// MACRegister
module MACRegister(
    input clk,
    input rst,
    input [1:0] opcode,
    input [15:0] a,
    input [15:0] b,
    output [31:0] dataOut
    );
    reg [31:0] register;
    assign dataOut = register;
    wire [31:0] product;
    wire [31:0] sum;
    ArrayMultiplier multiplier(a, b, product);
    Adder32 adder(register, product, sum);
    always @ (posedge clk) begin
        if (rst)
            register <= 32'd0;
        else case (opcode)
            2'd1:  
                register <= {a, b};
            2'd2:  
                register <= sum;
        endcase
    end
endmodule
For scale: about 930 cells after synthesis, roughly 32 flip-flops, about 68 I/O pins.
clock: 5.45 ns
lec_check: 0
cap_margin: 0
core_margin: 2
core_utilization: 72
cts_cluster_diameter: 378
cts_cluster_size: 13
place_density: 0.64
setup_slack_margin: 0.72
slew_margin: 20
run.sh (not shown) runs the stock make flow with config.mk's settings and CLKGATE_MAP_FILE=.
The baseline finished but fails on negative setup slack.
Next try:
- CORE_UTILIZATION: 72 -> 70
- PLACE_DENSITY: 0.64 -> not set
The new run finished but fails on negative setup slack.
Final area drops by 1.6%.
Sequential share of layout area stays flat.
Global-route usage went down by 4.7 points.
Count of clock-buffer cells in the layout is lower by 1.
Fmax barely changes.
Setup slack improves by 0.018 ns.
Die area is higher by 2.8%.
Routed wire length drops by 13%.
Final cell count went down by 0.59%.

========
Starting RTL as in the previous note.
## MACRegister
module MACRegister(
    input clk,
    input rst,
    input [1:0] opcode,
    input [15:0] a,
    input [15:0] b,
    output [31:0] dataOut
    );
    reg [31:0] register;
    assign dataOut = register;
    wire [31:0] product;
    wire [31:0] sum;
    ArrayMultiplier multiplier(a, b, product);
    Adder32 adder(register, product, sum);
    always @ (posedge clk) begin
        if (rst)
            register <= 32'd0;
        else case (opcode)
            2'd1:  
                register <= {a, b};
            2'd2:  
                register <= sum;
        endcase
    end
endmodule
export LEC_CHECK = 0
export ABC_AREA = 1
export CAP_MARGIN = 20
export CORE_MARGIN = 2
export CORE_UTILIZATION = 43
export CTS_CLUSTER_DIAMETER = 343
export CTS_CLUSTER_SIZE = 100
export HOLD_SLACK_MARGIN = -0.09
export SLEW_MARGIN = 0
export TNS_END_PERCENT = 15
create_clock -name core_clock -period 19.0 [get_ports {clk}]
Rerun with:
Settings changed: ABC_AREA 1 to not set, CORE_UTILIZATION 43 to 60, TNS_END_PERCENT 15 to not set.
The changed run passed the timing, DRC and antenna checks.
Critical path depth drops by 3.
Wire length goes down by about 7%.
Flip-flop count stays the same.
Final area fell by about 3%.
Fmax decreases by 0.54%.
Count of clock-buffer cells in the layout does not change.

========
Starting RTL as in the previous note.
make LEC_CHECK=0 ABC_AREA=1 CAP_MARGIN=10 CELL_PAD_IN_SITES_GLOBAL_PLACEMENT=1 CORE_ASPECT_RATIO=1.38 CORE_MARGIN=2 CORE_UTILIZATION=54 CTS_CLUSTER_DIAMETER=102 CTS_CLUSTER_SIZE=88 PLACE_DENSITY=0.42 SETUP_SLACK_MARGIN=-1.61 SLEW_MARGIN=35 TNS_END_PERCENT=25 finish   # period 21.5 ns
The starting point passed the timing, DRC and antenna checks.
Edit:
Settings changed: ABC_AREA 1 to default, CAP_MARGIN 10 to 30, CELL_PAD_IN_SITES_DETAIL_PLACEMENT from default to 1, CELL_PAD_IN_SITES_GLOBAL_PLACEMENT 1 to 2, CORE_ASPECT_RATIO 1.38 to 0.98, CORE_MARGIN 2 to 10, CTS_CLUSTER_DIAMETER 102 to 390, GPL_TIMING_DRIVEN from default to 0, MAX_ROUTING_LAYER from default to met5, PLACE_DENSITY 0.42 to default, PLACE_DENSITY_LB_ADDON from default to 0.08, SETUP_SLACK_MARGIN -1.61 to -0.87, SLEW_MARGIN 35 to 25, TNS_END_PERCENT 25 to 75.
The new run ran to the end with no violations.
Wire length increases by 27%.
Count of clock-buffer cells in the layout is unchanged.
Clock skew decreases by 0.0068 ns.
Cell area increases by 1.5%.
Edit:
Settings changed: CAP_MARGIN 30 to 20, CELL_PAD_IN_SITES_DETAIL_PLACEMENT 1 to default, CELL_PAD_IN_SITES_GLOBAL_PLACEMENT 2 to default, CORE_ASPECT_RATIO 0.98 to default, CORE_MARGIN 10 to 2, CORE_UTILIZATION 54 to 9, CTS_CLUSTER_DIAMETER 390 to default, CTS_CLUSTER_SIZE 88 to default, GPL_TIMING_DRIVEN 0 to default, MAX_ROUTING_LAYER met5 to default, PLACE_DENSITY_LB_ADDON 0.08 to default, SETUP_SLACK_MARGIN -0.87 to 1.0, SLEW_MARGIN 25 to 20, TNS_END_PERCENT 75 to default.
Clock period 21.5 ns to 19.2 ns, I/O delays scaled along.
The new run finished with timing, DRC and antenna clean.
Sequential share of layout area is lower by 0.71 points.
Worst setup slack improved by 0.57 ns.
Cell area is higher by about 13%.
First-iteration DRC count is lower by about 26%.
Utilization is lower by 50 points.
Wire length is lower by 2.3%.
Synthesized cell count is unchanged.
Clock-buffer cell count is unchanged.
Die size is higher to 4.6 times its value.
Hold slack got worse by 0.0088 ns.

========
Starting RTL as in the previous note.
clock: 9.84 ns
lec_check: 0
abc_area: 0
cap_margin: 40
core_margin: 2
core_utilization: 72
cts_cluster_diameter: 217
cts_cluster_size: 76
hold_slack_margin: 0.29
place_density: 0.35
setup_slack_margin: -0.59
slew_margin: 20
tns_end_percent: 70
The first run completed and failed the layout checks on setup timing.
Change:
- ABC_AREA: 0 -> default
- CAP_MARGIN: 40 -> 20
- CORE_UTILIZATION: 72 -> 65
- CTS_CLUSTER_DIAMETER: 217 -> default
- CTS_CLUSTER_SIZE: 76 -> default
- HOLD_SLACK_MARGIN: 0.29 -> default
- PLACE_DENSITY: 0.35 -> default
- SETUP_SLACK_MARGIN: -0.59 -> 1.0
- TNS_END_PERCENT: 70 -> default
- clock period: 9.84 -> 19.2 ns (I/O delays scaled with it)
Effect: Now the flow passed the timing, DRC and antenna checks. Clock skew stays flat. Worst setup slack improved by 7000 ps. Die size is higher by 10%. Routed wire length is lower by 16%.
Change:
- CORE_UTILIZATION: 65 -> 69
- clock period: 19.2 -> 11.4 ns (I/O delays scaled with it)
=> The changed run ran to the end with violations: setup timing. Synthesized area does not change. Synthesized cell count stays the same. Count of clock-buffer cells in the layout decreases by 1. Final cell count went up by a few percent.
Change:
- CORE_UTILIZATION: 69 -> 40
- SETUP_SLACK_MARGIN: 1.0 -> 5.0
- clock period: 11.4 -> 17.7 ns (I/O delays scaled with it)
What happened: The changed run ran to the end with no violations; via count decreases by 2.9%; setup slack gets better by 5100 ps; non-clock buffer count drops by 25; cell area drops by 0.38%; die size grows by about 70%; clock skew is about the same; global-route usage falls by 14 points.

========
Setup of run A:
MACRegister again, from the RTL that the note above started with.
clock: 20.0 ns
lec_check: 0
abc_area: 1
cap_margin: 30
cell_pad_in_sites_detail_placement: 2
core_margin: 2
core_utilization: 63
cts_cluster_diameter: 257
gpl_routability_driven: 1
gpl_timing_driven: 1
max_routing_layer: met4
slew_margin: 20
The flow ended early for run A: it failed with a tool error in 3_5_place_dp.
Input changes introduced in run B (baseline for comparison: run A):
-- flow/config.mk --
<<< run A, line 9
export CAP_MARGIN = 30
export CELL_PAD_IN_SITES_DETAIL_PLACEMENT = 2
>>> run B, line 9
export CAP_MARGIN = 20
<<< run A, line 12
export CORE_UTILIZATION = 63
export CTS_CLUSTER_DIAMETER = 257
export GPL_ROUTABILITY_DRIVEN = 1
export GPL_TIMING_DRIVEN = 1
export MAX_ROUTING_LAYER = met4
>>> run B, line 11
export CORE_UTILIZATION = 72
export SETUP_SLACK_MARGIN = 1.0
==> flow/constraint.sdc <==
create_clock -name core_clock -period 11.4 [get_ports {clk}]
set_input_delay 2.2800 -clock core_clock [delete_from_list [all_inputs] [get_ports {clk}]]
set_output_delay 2.2800 -clock core_clock [all_outputs]
set_load 0.01 [all_outputs]
Results
- Count of pins on the block boundary: run A vs run B identical
- Of run A and run B, the lower cell row count belongs to run B.
- Run B -> run A: synthesized cell count delta 0, exact match
- Run B had finished all stages when the layout checks came back failing, citing setup timing.
> inputs changed (run B -> run C)
-- flow/config.mk --
<<< run B, line 8
export ABC_AREA = 1
>>> run C, line 8
<<< run B, line 12
export SETUP_SLACK_MARGIN = 1.0
>>> run C, line 11
export PLACE_DENSITY = 0.67
==> flow/constraint.sdc <==
create_clock -name core_clock -period 15.1 [get_ports {clk}]
set_input_delay 3.0200 -clock core_clock [delete_from_list [all_inputs] [get_ports {clk}]]
set_output_delay 3.0200 -clock core_clock [all_outputs]
set_load 0.01 [all_outputs]
==> results <==
- Run C ran in full, but the layout does not pass; the checks complain about setup timing.
- Changes observed in run C relative to run B: clock-cell share of area essentially unchanged; final area shrank by 120 µm².
- Of run C and run B, it is run C that has the higher total detailed-routing wirelength.
- Per the comparison of run C with run B, synthesized area now sits lower, core utilization increased 3.1 points, worst path required time increased by 3.68 ns relative to the old numbers, reg-to-reg setup timing slack up 3.47 ns.
- | non-clock buffer count | run C vs run B | 8 lower |
- When run C is set beside run B, its cell total after placement turns out to be 16% smaller.
- On share of the clock period used by the worst path: between run C and run B, it ends up lower for run C.

========
== red ==
Starting RTL as in the previous note.
Design MACRegister, start of the top module:
module MACRegister(
    input clk,
    input rst,
    input [1:0] opcode,
    input [15:0] a,
    input [15:0] b,
    output [31:0] dataOut
    );
==> flow/config.mk <==
export PLATFORM = sky130hd
export DESIGN_NAME = MACRegister
export DESIGN_NICKNAME = MACRegister
export VERILOG_FILES = /design/flow/design.v
export SDC_FILE = /design/flow/constraint.sdc
export NUM_CORES = 4
export LEC_CHECK = 0
export CAP_MARGIN = 35
export CORE_ASPECT_RATIO = 1.11
export CORE_MARGIN = 7
export CORE_UTILIZATION = 40
export MAX_ROUTING_LAYER = met5
export PLACE_DENSITY_LB_ADDON = 0.25
export SLEW_MARGIN = 20
==> flow/constraint.sdc <==
create_clock -name core_clock -period 19.0 [get_ports {clk}]
set_input_delay 3.8000 -clock core_clock [delete_from_list [all_inputs] [get_ports {clk}]]
set_output_delay 3.8000 -clock core_clock [all_outputs]
set_load 0.01 [all_outputs]
[inputs] blue vs red
# red
export LEC_CHECK = 0
export CAP_MARGIN = 35
export CORE_ASPECT_RATIO = 1.11
export CORE_MARGIN = 7
export CORE_UTILIZATION = 40
export MAX_ROUTING_LAYER = met5
export PLACE_DENSITY_LB_ADDON = 0.25
export SLEW_MARGIN = 20
create_clock -name core_clock -period 19.0 [get_ports {clk}]
# blue
export LEC_CHECK = 0
export CAP_MARGIN = 20
export CORE_MARGIN = 2
export CORE_UTILIZATION = 40
export SETUP_SLACK_MARGIN = 1.0
export SLEW_MARGIN = 20
create_clock -name core_clock -period 17.7 [get_ports {clk}]
Findings:
Diff red and blue: placement row count lower in blue
Setup slack in blue is larger than in red.
blue ended with every stage complete and zero timing, DRC or antenna violations.
Post-route non-filler standard cell count, red and blue: higher on red
Total length of routed wires: blue vs red up 240 µm
The more densely filled core belongs to blue, not red.
Relative to blue, the following input files were edited for green:
# blue
export LEC_CHECK = 0
export CAP_MARGIN = 20
export CORE_MARGIN = 2
export CORE_UTILIZATION = 40
export SETUP_SLACK_MARGIN = 1.0
export SLEW_MARGIN = 20
create_clock -name core_clock -period 17.7 [get_ports {clk}]
# green
export LEC_CHECK = 0
export ABC_AREA = 1
export CAP_MARGIN = 20
export CORE_MARGIN = 2
export CORE_UTILIZATION = 72
export PLACE_DENSITY_LB_ADDON = 0.08
export SLEW_MARGIN = 20
create_clock -name core_clock -period 14.1 [get_ports {clk}]
Results
From the logs: green reached the end of the flow and failed the layout checks with setup timing.
green ended with less register-to-register slack than blue.
Looking at blue and green, the area fraction in xor and xnor cells is a wash.
Relative to blue, green degrades first-pass GRT wire length.
The number of cells in the design after placement in green sits 118 above the value recorded for blue.
Per the comparison of green with blue, mean post-synth cell area dropped 1.6 µm², global-route usage grew by 14 points, core utilization before placement +32 points.
Number of antenna cells inserted for green: 2 up relative to blue
Headroom to the max-slew limit, blue and green, lower one = green.
Looking at fraction of area in non-clock buffers, green sits 1.1 points higher than blue does.
Taking blue as the reference point, the number of nets in the final layout of green rises by 221.
Input changes introduced in orange (baseline for comparison: green):
# green
export LEC_CHECK = 0
export ABC_AREA = 1
export CAP_MARGIN = 20
export CORE_MARGIN = 2
export CORE_UTILIZATION = 72
export PLACE_DENSITY_LB_ADDON = 0.08
export SLEW_MARGIN = 20
create_clock -name core_clock -period 14.1 [get_ports {clk}]
# orange
export LEC_CHECK = 0
export ABC_AREA = 1
export CAP_MARGIN = 20
export CORE_MARGIN = 2
export CORE_UTILIZATION = 40
export MAX_ROUTING_LAYER = met4
export SLEW_MARGIN = 20
create_clock -name core_clock -period 29.9 [get_ports {clk}]
Results
The final layout from orange, which completed every stage, passed the timing, DRC and antenna checks at the end of the flow.
Die area | orange > green
orange vs green, routed via count went down by 642.
orange ended up with a higher setup slack than green did.
Against green, orange comes in 1 lower on initial antenna violation count.
